==> build 82 <==
// sort_pipe
module sort_pipe #(
parameter DATA_WIDTH='d8
)(
input 				          clk,
input 				          rst_n,
input 					      client_val,
input [(8*DATA_WIDTH)-1:0]    client_data,
output reg                    client_rdy,
input 				          sort_rdy,
output reg                    sort_val,
output reg [8*DATA_WIDTH-1:0]   sort_data
);
reg [DATA_WIDTH-1 : 0] D0;
reg [DATA_WIDTH-1 : 0] D1;
reg [DATA_WIDTH-1 : 0] D2;
reg [DATA_WIDTH-1 : 0] D3;
reg [DATA_WIDTH-1 : 0] D4;
reg [DATA_WIDTH-1 : 0] D5;
reg [DATA_WIDTH-1 : 0] D6;
reg [DATA_WIDTH-1 : 0] D7;
reg [DATA_WIDTH-1:0] P0_C0_MAX;
reg [DATA_WIDTH-1:0] P0_C0_MIN;
reg [DATA_WIDTH-1:0] P0_C1_MIN;
reg [DATA_WIDTH-1:0] P0_C1_MAX;
reg [DATA_WIDTH-1:0] P0_C2_MAX;
reg [DATA_WIDTH-1:0] P0_C2_MIN;
reg [DATA_WIDTH-1:0] P0_C3_MIN;
reg [DATA_WIDTH-1:0] P0_C3_MAX;
reg [DATA_WIDTH-1:0] P1_C0_MAX;
reg [DATA_WIDTH-1:0] P1_C0_MIN;
reg [DATA_WIDTH-1:0] P1_C1_MIN;
reg [DATA_WIDTH-1:0] P1_C1_MAX;
reg [DATA_WIDTH-1:0] P1_C2_MAX;
reg [DATA_WIDTH-1:0] P1_C2_MIN;
reg [DATA_WIDTH-1:0] P1_C3_MIN;
reg [DATA_WIDTH-1:0] P1_C3_MAX;
reg [DATA_WIDTH-1:0] P2_C0_MIN;
reg [DATA_WIDTH-1:0] P2_C0_MAX;
reg [DATA_WIDTH-1:0] P2_C1_MIN;
reg [DATA_WIDTH-1:0] P2_C1_MAX;
reg [DATA_WIDTH-1:0] P3_C0_MIN;
  ...
make LEC_CHECK=0 ABC_AREA=1 CAP_MARGIN=20 CELL_PAD_IN_SITES_DETAIL_PLACEMENT=1 CELL_PAD_IN_SITES_GLOBAL_PLACEMENT=3 CORE_ASPECT_RATIO=1.2 CORE_MARGIN=3 CORE_UTILIZATION=58 CTS_CLUSTER_DIAMETER=21 CTS_CLUSTER_SIZE=79 GPL_TIMING_DRIVEN=0 MAX_ROUTING_LAYER=met4 MIN_ROUTING_LAYER=met2 PLACE_DENSITY_LB_ADDON=0.23 SETUP_SLACK_MARGIN=0.19 SLEW_MARGIN=20 TNS_END_PERCENT=65 finish   # period 1.78 ns
run.sh (not shown) runs the stock make flow with config.mk's settings and CLKGATE_MAP_FILE=.
==> inputs of build 6, as changes to build 82 <==
- ABC_AREA: 1 -> unset
- CELL_PAD_IN_SITES_DETAIL_PLACEMENT: 1 -> 0
- CELL_PAD_IN_SITES_GLOBAL_PLACEMENT: 3 -> 0
- CORE_ASPECT_RATIO: 1.2 -> 1.28
- CORE_MARGIN: 3 -> 2
- CORE_UTILIZATION: 58 -> 71
- CTS_CLUSTER_DIAMETER: 21 -> unset
- CTS_CLUSTER_SIZE: 79 -> 37
- GPL_ROUTABILITY_DRIVEN: unset -> 1
- GPL_TIMING_DRIVEN: 0 -> unset
- MAX_ROUTING_LAYER: met4 -> met5
- MIN_ROUTING_LAYER: met2 -> met1
- PLACE_DENSITY: unset -> 0.65
- PLACE_DENSITY_LB_ADDON: 0.23 -> unset
- SETUP_SLACK_MARGIN: 0.19 -> unset
- TNS_END_PERCENT: 65 -> unset
==> flow/constraint.sdc (replaced) <==
create_clock -name core_clock -period 1.97 [get_ports {clk}]
set_input_delay 0.3940 -clock core_clock [delete_from_list [all_inputs] [get_ports {clk}]]
set_output_delay 0.3940 -clock core_clock [all_outputs]
set_load 0.01 [all_outputs]
==> inputs of trial 38, as changes to build 82 <==
- ABC_AREA: 1 -> unset
- CELL_PAD_IN_SITES_DETAIL_PLACEMENT: 1 -> 0
- CORE_ASPECT_RATIO: 1.2 -> 1.28
- CORE_MARGIN: 3 -> 2
- CORE_UTILIZATION: 58 -> 21
- CTS_CLUSTER_DIAMETER: 21 -> unset
- CTS_CLUSTER_SIZE: 79 -> unset
- GPL_ROUTABILITY_DRIVEN: unset -> 1
- GPL_TIMING_DRIVEN: 0 -> unset
- MAX_ROUTING_LAYER: met4 -> met5
- MIN_ROUTING_LAYER: met2 -> met1
- PLACE_DENSITY_LB_ADDON: 0.23 -> 0.14
- SETUP_SLACK_MARGIN: 0.19 -> 0.51
- TNS_END_PERCENT: 65 -> unset
==> flow/constraint.sdc (replaced) <==
create_clock -name core_clock -period 1.97 [get_ports {clk}]
set_input_delay 0.3940 -clock core_clock [delete_from_list [all_inputs] [get_ports {clk}]]
set_output_delay 0.3940 -clock core_clock [all_outputs]
set_load 0.01 [all_outputs]
==> comparison <==
Build 6 completed, yet does not pass: setup timing. Build 82 died in global placement without I/O (FLW-0024). Trial 38 ran to the end with no violations. In first-iteration DRC count, build 6 is at 4.5 times the value of trial 38. Between trial 38 and build 6, the lower clock power is in build 6 (gap 18%, measured against build 6). Of trial 38 and build 6, build 6 has the higher sequential share of layout area (gap 7.2 points). Between trial 38 and build 6, the lower design area is in build 6 (gap about 25%, measured against build 6). Clock skew: trial 38 is lower than build 6 (8.0 ps). Via count: trial 38 is lower than build 6 (about 13%). Of build 82 and trial 38, build 82 has the higher synthesized cell count (gap about 10%, measured against trial 38). Combinational power: build 6 is smaller than trial 38 (about 20%). In trial 38 the utilization is lower than in build 6, by 58 points. In build 6 the count of clock-buffer cells in the layout is lower than in trial 38, by 30.
==> figures <==
	build 82	build 6	trial 38
Number of antenna violations at the first check in global routing	-	11	3
Die outline height	245 um	230 um	419 um
Synth-to-layout area growth	-	25.8%	56.8%
Status	stopped before the end	complete, but fails checks	finished clean
Last stage reached	global placement without I/O	-	-
Violated checks	-	setup timing	-
Switching power share of the total	-	0.491	0.447
Number of buffers added to fix hold violations after cts	-	1	1
Top layer in use	-	met5	met5
Clock share of power	-	0.137	0.139
Switching power	-	0.0390 W	0.0415 W
Number of remaining DRC errors	-	0	0
Final count of hold timing violations	-	0	0
Placed inst area	-	31,900 um2	36,300 um2
Fp_density	0.588	0.721	0.211
Total met2 wirelength after detailed routing	-	51,600 um	66,400 um
DRT met1 WL	-	34,700 um	48,600 um
Biggest power consumer among the groups	-	combinational logic	combinational logic
Clock network latency to the later pin of the worst-skew pair	-	630 ps	670 ps
Most used routing layer in global routing	-	met2	met2
Buffers and inverters on the worst path	-	1	2
Maximum resistive drop on vdd	-	0.00135 V	0.000766 V
Max-cap violations	-	0	0
Multi-input logic portion of the cell area	-	0.418	0.400
Power and IR drop assume default switching activity.
